==> inputs of run a <==
==> flow/design.v <==
module matvecmult(
    CLK,
    RST,
    vector_x,
    vector_b,
    vector_y,
    Q,
    A,
    finish
);
input               CLK;
input               RST;
input       [127:0]	vector_x;
input       [127:0]	vector_b;
output  reg [127:0]	vector_y;
input       [127:0]	Q;
output  reg [3:0]   A;
output  reg         finish;
integer i;
integer j;
reg [7:0] vector_x_w[0:15],vector_x_r[0:15];
reg [7:0] vector_b_w[0:15],vector_b_r[0:15];
reg [7:0] vector_y_w[0:15],vector_y_r[0:15];
reg [7:0] part_matrix_a_w[0:15],part_matrix_a_r[0:15];
reg       finish_w,finish_r;
reg [3:0] counter_w,counter_r;
reg [7:0] temp;
always @(*) begin
    vector_x_w[0] = vector_x[7:0];
    vector_x_w[1] = vector_x[15:8];
    vector_x_w[2] = vector_x[23:16];
    vector_x_w[3] = vector_x[31:24];
    vector_x_w[4] = vector_x[39:32];
    vector_x_w[5] = vector_x[47:40];
    vector_x_w[6] = vector_x[55:48];
    vector_x_w[7] = vector_x[63:56];
    vector_x_w[8] = vector_x[71:64];
    vector_x_w[9] = vector_x[79:72];
    vector_x_w[10] = vector_x[87:80];
    vector_x_w[11] = vector_x[95:88];
    vector_x_w[12] = vector_x[103:96];
    vector_x_w[13] = vector_x[111:104];
    vector_x_w[14] = vector_x[119:112];
    vector_x_w[15] = vector_x[127:120];
    vector_b_w[0] = vector_b[7:0];
    vector_b_w[1] = vector_b[15:8];
    vector_b_w[2] = vector_b[23:16];
    vector_b_w[3] = vector_b[31:24];
    vector_b_w[4] = vector_b[39:32];
    vector_b_w[5] = vector_b[47:40];
    vector_b_w[6] = vector_b[55:48];
    vector_b_w[7] = vector_b[63:56];
    vector_b_w[8] = vector_b[71:64];
    vector_b_w[9] = vector_b[79:72];
    vector_b_w[10] = vector_b[87:80];
    vector_b_w[11] = vector_b[95:88];
    vector_b_w[12] = vector_b[103:96];
    vector_b_w[13] = vector_b[111:104];
    vector_b_w[14] = vector_b[119:112];
    vector_b_w[15] = vector_b[127:120];
    part_matrix_a_w[0] = Q[7:0];
    part_matrix_a_w[1] = Q[15:8];
    part_matrix_a_w[2] = Q[23:16];
    part_matrix_a_w[3] = Q[31:24];
    part_matrix_a_w[4] = Q[39:32];
    part_matrix_a_w[5] = Q[47:40];
    part_matrix_a_w[6] = Q[55:48];
    part_matrix_a_w[7] = Q[63:56];
    part_matrix_a_w[8] = Q[71:64];
    part_matrix_a_w[9] = Q[79:72];
    part_matrix_a_w[10] = Q[87:80];
    part_matrix_a_w[11] = Q[95:88];
    part_matrix_a_w[12] = Q[103:96];
    part_matrix_a_w[13] = Q[111:104];
    part_matrix_a_w[14] = Q[119:112];
    part_matrix_a_w[15] = Q[127:120];
    for(i=0;i<=15;i=i+1) begin
        vector_y_w[i] = vector_y_r[i];
    end
    temp =  2*part_matrix_a_w[15]*vector_x_w[0]+
            2*part_matrix_a_w[14]*vector_x_w[1]+
            2*part_matrix_a_w[13]*vector_x_w[2]+
            2*part_matrix_a_w[12]*vector_x_w[3]+
            2*part_matrix_a_w[11]*vector_x_w[4]+
            2*part_matrix_a_w[10]*vector_x_w[5]+
            2*part_matrix_a_w[9]*vector_x_w[6]+
            2*part_matrix_a_w[8]*vector_x_w[7]+
            2*part_matrix_a_w[7]*vector_x_w[8]+
            2*part_matrix_a_w[6]*vector_x_w[9]+
            2*part_matrix_a_w[5]*vector_x_w[10]+
            2*part_matrix_a_w[4]*vector_x_w[11]+
            2*part_matrix_a_w[3]*vector_x_w[12]+
            2*part_matrix_a_w[2]*vector_x_w[13]+
            2*part_matrix_a_w[1]*vector_x_w[14]+
            2*part_matrix_a_w[0]*vector_x_w[15];
    finish_w = 1'b0;
    counter_w = counter_r;
    if(RST)
        counter_w = 1'b0;
    else if(counter_r<4'b1111) begin
        i = counter_r;
        vector_y_w[i] = vector_y_r[i]+temp+vector_b_w[i];
        counter_w = counter_r+1'b1;
    end
    else begin
        finish_w = 1'b1;
        if(finish_r==1'b0)
            vector_y_w[15] = vector_y_r[15]+temp+vector_b_w[15];
        else
            vector_y_w[15] = vector_y_r[15];
    end
    finish = finish_r;
    A = counter_w;
    vector_y = {vector_y_r[15],vector_y_r[14],vector_y_r[13],vector_y_r[12],vector_y_r[11],vector_y_r[10],vector_y_r[9],vector_y_r[8],vector_y_r[7],vector_y_r[6],vector_y_r[5],vector_y_r[4],vector_y_r[3],vector_y_r[2],vector_y_r[1],vector_y_r[0]};
end
always @(posedge CLK or posedge RST) begin
    if (RST) begin
        counter_r <= 1'b0;
        finish_r <= 1'b0;
        for(i=0;i<=15;i=i+1) begin
            part_matrix_a_r[i]<=1'b0;
            vector_y_r[i]<=1'b0;
        end
    end
    else begin
        counter_r <= counter_w;
        finish_r <= finish_w;
        for(i=0;i<=15;i=i+1) begin
            part_matrix_a_r[i]<=part_matrix_a_w[i];
            vector_y_r[i]<=vector_y_w[i];
        end
    end
end
endmodule
==> flow/run.sh <==
#!/bin/bash
# the make line also repeats each setting of config.mk as NAME=value (left out here)
make -C /OpenROAD-flow-scripts/flow DESIGN_CONFIG=/design/flow/config.mk WORK_HOME=/design/flow/orfs CLKGATE_MAP_FILE= finish
==> flow/config.mk <==
export PLATFORM = sky130hd
export DESIGN_NAME = matvecmult
export DESIGN_NICKNAME = matvecmult
export VERILOG_FILES = /design/flow/design.v
export SDC_FILE = /design/flow/constraint.sdc
export NUM_CORES = 4
export LEC_CHECK = 0
export CAP_MARGIN = 20
export CORE_MARGIN = 2
export CORE_UTILIZATION = 72
export CTS_CLUSTER_DIAMETER = 373
export CTS_CLUSTER_SIZE = 72
export PLACE_DENSITY_LB_ADDON = 0.11
export SETUP_SLACK_MARGIN = 0.93
export SLEW_MARGIN = 20
==> flow/constraint.sdc <==
create_clock -name core_clock -period 3.17 [get_ports {CLK}]
set_input_delay 0.6340 -clock core_clock [delete_from_list [all_inputs] [get_ports {CLK}]]
set_output_delay 0.6340 -clock core_clock [all_outputs]
set_load 0.01 [all_outputs]
==> run b: changes against run a <==
==> flow/config.mk (replaced) <==
export PLATFORM = sky130hd
export DESIGN_NAME = matvecmult
export DESIGN_NICKNAME = matvecmult
export VERILOG_FILES = /design/flow/design.v
export SDC_FILE = /design/flow/constraint.sdc
export NUM_CORES = 4
export LEC_CHECK = 0
export CAP_MARGIN = 20
export CORE_MARGIN = 2
export CORE_UTILIZATION = 57
export CTS_CLUSTER_SIZE = 90
export MAX_ROUTING_LAYER = met4
export SLEW_MARGIN = 20
==> flow/constraint.sdc (replaced) <==
create_clock -name core_clock -period 10.0 [get_ports {CLK}]
set_input_delay 2.0000 -clock core_clock [delete_from_list [all_inputs] [get_ports {CLK}]]
set_output_delay 2.0000 -clock core_clock [all_outputs]
set_load 0.01 [all_outputs]
==> run c: changes against run a <==
==> flow/config.mk (replaced) <==
export PLATFORM = sky130hd
export DESIGN_NAME = matvecmult
export DESIGN_NICKNAME = matvecmult
export VERILOG_FILES = /design/flow/design.v
export SDC_FILE = /design/flow/constraint.sdc
export NUM_CORES = 4
export LEC_CHECK = 0
export CAP_MARGIN = 20
export CORE_MARGIN = 2
export CORE_UTILIZATION = 57
export CTS_CLUSTER_SIZE = 90
export MAX_ROUTING_LAYER = met4
export SLEW_MARGIN = 20
export TNS_END_PERCENT = 5
==> flow/constraint.sdc (replaced) <==
create_clock -name core_clock -period 5.49 [get_ports {CLK}]
set_input_delay 1.0980 -clock core_clock [delete_from_list [all_inputs] [get_ports {CLK}]]
set_output_delay 1.0980 -clock core_clock [all_outputs]
set_load 0.01 [all_outputs]
==> run d: changes against run a <==
==> flow/config.mk (replaced) <==
export PLATFORM = sky130hd
export DESIGN_NAME = matvecmult
export DESIGN_NICKNAME = matvecmult
export VERILOG_FILES = /design/flow/design.v
export SDC_FILE = /design/flow/constraint.sdc
export NUM_CORES = 4
export LEC_CHECK = 0
export CAP_MARGIN = 20
export CORE_MARGIN = 2
export CORE_UTILIZATION = 62
export SLEW_MARGIN = 20
==> flow/constraint.sdc (replaced) <==
create_clock -name core_clock -period 15.0 [get_ports {CLK}]
set_input_delay 3.0000 -clock core_clock [delete_from_list [all_inputs] [get_ports {CLK}]]
set_output_delay 3.0000 -clock core_clock [all_outputs]
set_load 0.01 [all_outputs]
==> notes <==
- Between run c and run b, the lower global-route usage is in run b (gap 4.9 points).
- Utilization, lowest first: run d, run b, run c.
- Design area: run d is smaller than run c (15%).
- In synthesized cell count, run c and run a do not differ.
- The highest hold slack belongs to run c, the lowest to run b.
- Run d completed without violations. Run a never finished: it broke off in 3_3_place_gp on FLW-0024. Run b completed, yet does not pass: negative setup slack. Run c finished with max-capacitance violations, max-slew violations, negative setup slack left.
- In area after synthesis, run b and run c do not differ.
==> figures <==
quantity                                                                       run a                 run b                    run d                                                                  run c
Result of the run                                          aborted with a tool error       failed layout checks  complete, no violations                                                        failed layout checks
Failing step                                                            3_3_place_gp                     -                        -                                                                      -
Layout check failures                                                              -  negative setup slack                        -  max-capacitance violations, max-slew violations, negative setup slack
Setup crit start                                                                   -                  Q[9]             vector_x[97]                                                           vector_x[25]
Final setup vio count                                                              -                     1                        0                                                                     96
Number of nets still failing antenna checks after routing                          -                     0                        0                                                                      0
Number of hold violations in the final report                                      -                     0                        0                                                                      0
Number of warnings in the stage logs                                               -                    65                       63                                                                     68
Overall die height                                                       170 microns           191 microns              183 microns                                                            191 microns
TritonCTS buffer count                                                             -                    17                       17                                                                     17
Worst slack after detailed placement                                               -              -1160 ps                  2590 ps                                                               -4490 ps
Final design area excluding fillers                                                -          29,000 sq um             25,800 sq um                                                           30,500 sq um
Cell count along the critical path                                                 -                    30                       29                                                                     29
Total Nets Final                                                                   -                 3,608                    3,407                                                                  3,692
Post-cts sizing count                                                              -                   177                        0                                                                    200
